==> tundra <==
Design ATM_TOP, start of the top module:
module ATM_TOP #(parameter  P_WIDTH = 16,
                            B_WIDTH = 20, 
							C_WIDTH = 6)
( 
    input   wire                    clk,
    input   wire                    rst,
	input wire [C_WIDTH-1:0]         card_number,
	input wire                       card_in,
    input wire                      button_0,
    input wire                      button_1,
    input wire                      button_2,
    input wire                      button_3,
    input wire                      button_4,
    input wire                      button_5,
    input wire                      button_6,
    input wire                      button_7,
    input wire                      button_8,
    input wire                      button_9,
    input wire                      enter_button,
    input wire                      cancel_button,
    input wire                      withdraw_button,
    input wire                      deposit_button,
    input wire                      show_balance,
	input wire                      another_service,
    input wire                      English_button,
    input wire                      Arabic_button,
	input wire                      multiple_100_button,
    input wire                      multiple_1000_button,
    input wire     [B_WIDTH-1:0]     actual_deposit_value,
	input wire [31:0]                threshold,
	output wire	                         card_out,
	output wire  [B_WIDTH-1:0]     updated_balance,  
	output wire                    operation_done, 
	output wire                    error,
	output wire                    wrong_password
	);
wire  [B_WIDTH-1:0]         entry_value;
wire  [P_WIDTH-1:0]         password; 
wire  [B_WIDTH-1:0]         balance; 
wire                        pass_en; 
wire  [P_WIDTH-1:0]         in_password ;  
wire  [1:0]                 operation ;  
wire                         time_out ;  
wire                         start_timer ;  
  ...
Settings: LEC_CHECK=0, CAP_MARGIN=20, CELL_PAD_IN_SITES_DETAIL_PLACEMENT=0, CELL_PAD_IN_SITES_GLOBAL_PLACEMENT=1, CORE_MARGIN=6, CORE_UTILIZATION=23, CTS_CLUSTER_SIZE=82, GPL_ROUTABILITY_DRIVEN=1, GPL_TIMING_DRIVEN=1, HOLD_SLACK_MARGIN=0.14, MAX_ROUTING_LAYER=met5, MIN_ROUTING_LAYER=met2, PLACE_DENSITY=0.49, SETUP_SLACK_MARGIN=1.33, SLEW_MARGIN=20, TNS_END_PERCENT=65; clock period 9.34 ns.
run.sh (not shown) runs the stock make flow with config.mk's settings and CLKGATE_MAP_FILE=.
==> willow: changes against tundra <==
- ABC_AREA: not set -> 1
- CELL_PAD_IN_SITES_DETAIL_PLACEMENT: 0 -> not set
- CELL_PAD_IN_SITES_GLOBAL_PLACEMENT: 1 -> not set
- CORE_MARGIN: 6 -> 2
- CORE_UTILIZATION: 23 -> 72
- CTS_CLUSTER_DIAMETER: not set -> 196
- CTS_CLUSTER_SIZE: 82 -> 15
- GPL_ROUTABILITY_DRIVEN: 1 -> not set
- GPL_TIMING_DRIVEN: 1 -> not set
- HOLD_SLACK_MARGIN: 0.14 -> 0.29
- MAX_ROUTING_LAYER: met5 -> not set
- MIN_ROUTING_LAYER: met2 -> not set
- PLACE_DENSITY: 0.49 -> not set
- PLACE_DENSITY_LB_ADDON: not set -> 0.04
- SETUP_SLACK_MARGIN: 1.33 -> 0.85
- TNS_END_PERCENT: 65 -> not set
==> flow/constraint.sdc (replaced) <==
create_clock -name core_clock -period 2.97 [get_ports {clk}]
set_input_delay 0.5940 -clock core_clock [delete_from_list [all_inputs] [get_ports {clk}]]
set_output_delay 0.5940 -clock core_clock [all_outputs]
set_load 0.01 [all_outputs]
==> juniper: changes against tundra <==
- ABC_AREA: not set -> 1
- CAP_MARGIN: 20 -> 35
- CELL_PAD_IN_SITES_DETAIL_PLACEMENT: 0 -> not set
- CELL_PAD_IN_SITES_GLOBAL_PLACEMENT: 1 -> not set
- CORE_MARGIN: 6 -> 2
- CORE_UTILIZATION: 23 -> 72
- CTS_CLUSTER_SIZE: 82 -> 74
- GPL_TIMING_DRIVEN: 1 -> not set
- HOLD_SLACK_MARGIN: 0.14 -> 0.3
- MIN_ROUTING_LAYER: met2 -> met1
- PLACE_DENSITY: 0.49 -> 0.67
- SETUP_SLACK_MARGIN: 1.33 -> 0.75
- TNS_END_PERCENT: 65 -> not set
==> flow/constraint.sdc (replaced) <==
create_clock -name core_clock -period 3.11 [get_ports {clk}]
set_input_delay 0.6220 -clock core_clock [delete_from_list [all_inputs] [get_ports {clk}]]
set_output_delay 0.6220 -clock core_clock [all_outputs]
set_load 0.01 [all_outputs]
==> nickel: changes against tundra <==
- CELL_PAD_IN_SITES_DETAIL_PLACEMENT: 0 -> not set
- CELL_PAD_IN_SITES_GLOBAL_PLACEMENT: 1 -> not set
- CORE_MARGIN: 6 -> 2
- CORE_UTILIZATION: 23 -> 72
- CTS_CLUSTER_SIZE: 82 -> 88
- GPL_ROUTABILITY_DRIVEN: 1 -> not set
- GPL_TIMING_DRIVEN: 1 -> not set
- HOLD_SLACK_MARGIN: 0.14 -> not set
- MAX_ROUTING_LAYER: met5 -> not set
- MIN_ROUTING_LAYER: met2 -> not set
- PLACE_DENSITY: 0.49 -> 0.4
- SETUP_SLACK_MARGIN: 1.33 -> not set
- TNS_END_PERCENT: 65 -> not set
==> flow/constraint.sdc (replaced) <==
create_clock -name core_clock -period 3.48 [get_ports {clk}]
set_input_delay 0.6960 -clock core_clock [delete_from_list [all_inputs] [get_ports {clk}]]
set_output_delay 0.6960 -clock core_clock [all_outputs]
set_load 0.01 [all_outputs]
==> reports/results.ini <==
[yosys]
fa_ha_area_frac=0.0304
yosysTopAreaCellShare=0.400

[outcome]
check.faults=negative setup slack
status=failed layout checks

[timing]
setup_viol=4
finalWorstSetupSlack_ns=-0.355
rsz0062_at_grt=true

[worst_setup_path]
cpMostUsedCell=a211o_1

[drt]
topRoutingLayerUsed=met4

[cts]
cts_setup_buffers=13

[end of results for nickel]
==> reports/results.ini <==
[die]
core_area_um2=79000

[worst_setup_path]
cpMostUsedCell=clkdlybuf4s50_1

[cts]
clock_latency_ns=0.60
clockBufferDepth=3
cts_setup_buffers=0

[timing]
finalWorstSetupSlack_ns=2.58
setup_viol=0
rsz0062_at_grt=false

[yosys]
ys_area_um2=18400

[grt]
grt_util_met1=0

[outcome]
status=timing/DRC/antenna clean

[drt]
topRoutingLayerUsed=met5

[end of results for tundra]
==> reports/results.ini <==
[yosys]
common_cells=868 x nand2_1, 323 x nand3_1, 294 x dfrtp_1, 210 x nor2_1, 169 x inv_1
synth-edff-count=0
fa_ha_area_frac=0.0285
yosysTopAreaCellShare=0.375
yosysTopAreaCell=dfrtp_1

[outcome]
error_line=[ERROR DPL-0033] detailed placement checks failed during check placement.
failed_stage=clock tree synthesis
status=stopped before the end

[place]
hpwl_um=42300

[end of results for willow]
==> reports/results.ini <==
[yosys]
fa_ha_area_frac=0.0285
yosysTopAreaCellShare=0.375
yosysTopAreaCell=dfrtp_1
syn_area_per_cell_um2=7.49

[outcome]
error_line=[ERROR GRT-0232] Routing congestion too high. Check the congestion heatmap in the GUI.
status=stopped before the end
failed_stage=global routing

[cts]
numCtsBuffers=38
cts_setup_buffers=49

[die]
die_h_um=169
io_pins=105

[place]
hpwl_um=41100

[end of results for juniper]
